Setup of lagoon:
## cu_engine
module cu_engine (
    input  clk, nrst,
    input  [71:0] filter, 
    input  [23:0] data_in,
    input  [ 8:0] pe_en_ctrl,
    output [15:0] pe_out
);
    reg [23:0] dff [0:1];
    wire [143:0] psum;
    pe pe00 (.clk(clk), .en(pe_en_ctrl[0]), .a(data_in[ 7: 0]), .b(filter[ 7: 0]), .out(psum[15: 0]));
    pe pe10 (.clk(clk), .en(pe_en_ctrl[1]), .a(data_in[15: 8]), .b(filter[15: 8]), .out(psum[31:16]));
    pe pe20 (.clk(clk), .en(pe_en_ctrl[2]), .a(data_in[23:16]), .b(filter[23:16]), .out(psum[47:32]));
    pe pe01 (.clk(clk), .en(pe_en_ctrl[3]), .a(dff[0][ 7: 0]), .b(filter[31:24]), .out(psum[63:48]));
    pe pe11 (.clk(clk), .en(pe_en_ctrl[4]), .a(dff[0][15: 8]), .b(filter[39:32]), .out(psum[79:64]));
    pe pe21 (.clk(clk), .en(pe_en_ctrl[5]), .a(dff[0][23:16]), .b(filter[47:40]), .out(psum[95:80]));
    pe pe02 (.clk(clk), .en(pe_en_ctrl[6]), .a(dff[1][ 7: 0]), .b(filter[55:48]), .out(psum[111: 96]));
    pe pe12 (.clk(clk), .en(pe_en_ctrl[7]), .a(dff[1][15: 8]), .b(filter[63:56]), .out(psum[127:112]));
    pe pe22 (.clk(clk), .en(pe_en_ctrl[8]), .a(dff[1][23:16]), .b(filter[71:64]), .out(psum[143:128]));
    always @(posedge clk) begin
        if (!nrst) begin
            dff[0] <= 0;
            dff[1] <= 0;
        end else begin
            dff[0] <= data_in;
            dff[1] <= dff[0]; 
        end
    end
    assign pe_out = psum[15:0] + psum[31:16] + psum[47:32] + psum[63:48] + psum[79:64] + psum[95:80] + psum[111:96] + psum[127:112] + psum[143:128];
endmodule
Settings: LEC_CHECK=0, CAP_MARGIN=20, CORE_ASPECT_RATIO=0.5, CORE_MARGIN=2, CORE_UTILIZATION=66, CTS_CLUSTER_DIAMETER=148, CTS_CLUSTER_SIZE=98, PLACE_DENSITY=0.47, SLEW_MARGIN=20; clock period 6.2 ns.
run.sh (not shown) runs the stock make flow with config.mk's settings and CLKGATE_MAP_FILE=.
lagoon: done, clean on timing, DRC and antenna
Setup changes, lagoon to raven
- a change of CORE_UTILIZATION from 66 to 11
- a deleted PLACE_DENSITY that had been 0.47
- a deleted CTS_CLUSTER_SIZE that had been 98
- a deleted CTS_CLUSTER_DIAMETER that had been 148
- a deleted CORE_ASPECT_RATIO that had been 0.5
- a change of the clock period (ns, I/O delays scaled along) from 6.2 to 7.95
[summary]
A timing startpoint of the critical path of pe00.out[5]$_SDFF_PN0_ is what lagoon shows, while pe00.out[2]$_SDFF_PN0_ belongs to raven. raven against lagoon: portion of the layout cell area used by non-clock buffers moved down; worst setup slack moved up; total power moved down; routed length on met1 moved up. raven packs its core looser than lagoon. All of lagoon and raven finish clean. Relative to lagoon, top fanout value on the critical path has gone down in raven.
> inputs changed (raven -> willow)
- changing CORE_UTILIZATION from 11 to 40
- changing CORE_MARGIN from 2 to 9
- setting PLACE_DENSITY_LB_ADDON to 0.07 for the first time
- changing the clock period (ns, I/O delays scaled along) from 7.95 to 6.2
willow has completed all stages; timing, DRC and antenna checks passed. raven → willow: number of signal-net buffers in the layout +21%, power dissipated by switching net loads went up 0.00082 W, total power picked up an extra 0.0021 W. willow against raven: multi-input combinational area share increased by 5.9 points relative to the old numbers; tap cell count has decreased. Summary: with raven as the reference, post-route standard cell area excluding fillers in willow moved down by a little under 10%. Routed wire length shrinks by more than 10% when moving from raven to willow. Clock-buffer cell count: willow vs raven identical. Looking at proportion of final cell area spent on non-clock buffers, willow sits above raven. Overall chip area: higher on raven. Of raven and willow, the higher wire length of the first global-routing pass belongs to raven.
The inputs of sierra differ from those of willow as listed below.
- CTS_CLUSTER_SIZE newly set to 60
- CELL_PAD_IN_SITES_GLOBAL_PLACEMENT newly set to 3
- ABC_AREA newly set to 1
- MIN_ROUTING_LAYER newly set to met2
- GPL_ROUTABILITY_DRIVEN newly set to 0
- HOLD_SLACK_MARGIN newly set to 0.11
- GPL_TIMING_DRIVEN newly set to 1
- CAP_MARGIN changed from 20 to 35
- TNS_END_PERCENT newly set to 90
- SLEW_MARGIN changed from 20 to 10
- CTS_CLUSTER_DIAMETER newly set to 208
- CELL_PAD_IN_SITES_DETAIL_PLACEMENT newly set to 2
- MAX_ROUTING_LAYER newly set to met5
==> results <==
In sierra the implementation ran to completion but is not tape-out ready, as the final checks report setup timing. Comparing the two runs side by side, sierra comes out behind willow on final worst slack. In the tables for sierra and willow, via count reads lower with willow. Total length of routed met3 wires of sierra exceeds that of willow by more than 100%. Diff sierra and willow: global-route usage lower in willow. The higher detailed-route wire length came out of sierra. Number of instances in the synthesized netlist for sierra: 983 up relative to willow. sierra: first-pass GRT wire length higher than willow. willow → sierra: total die size grew by 0.0045 mm², via density per instance grew by about 40%.
Power and IR drop assume default switching activity.
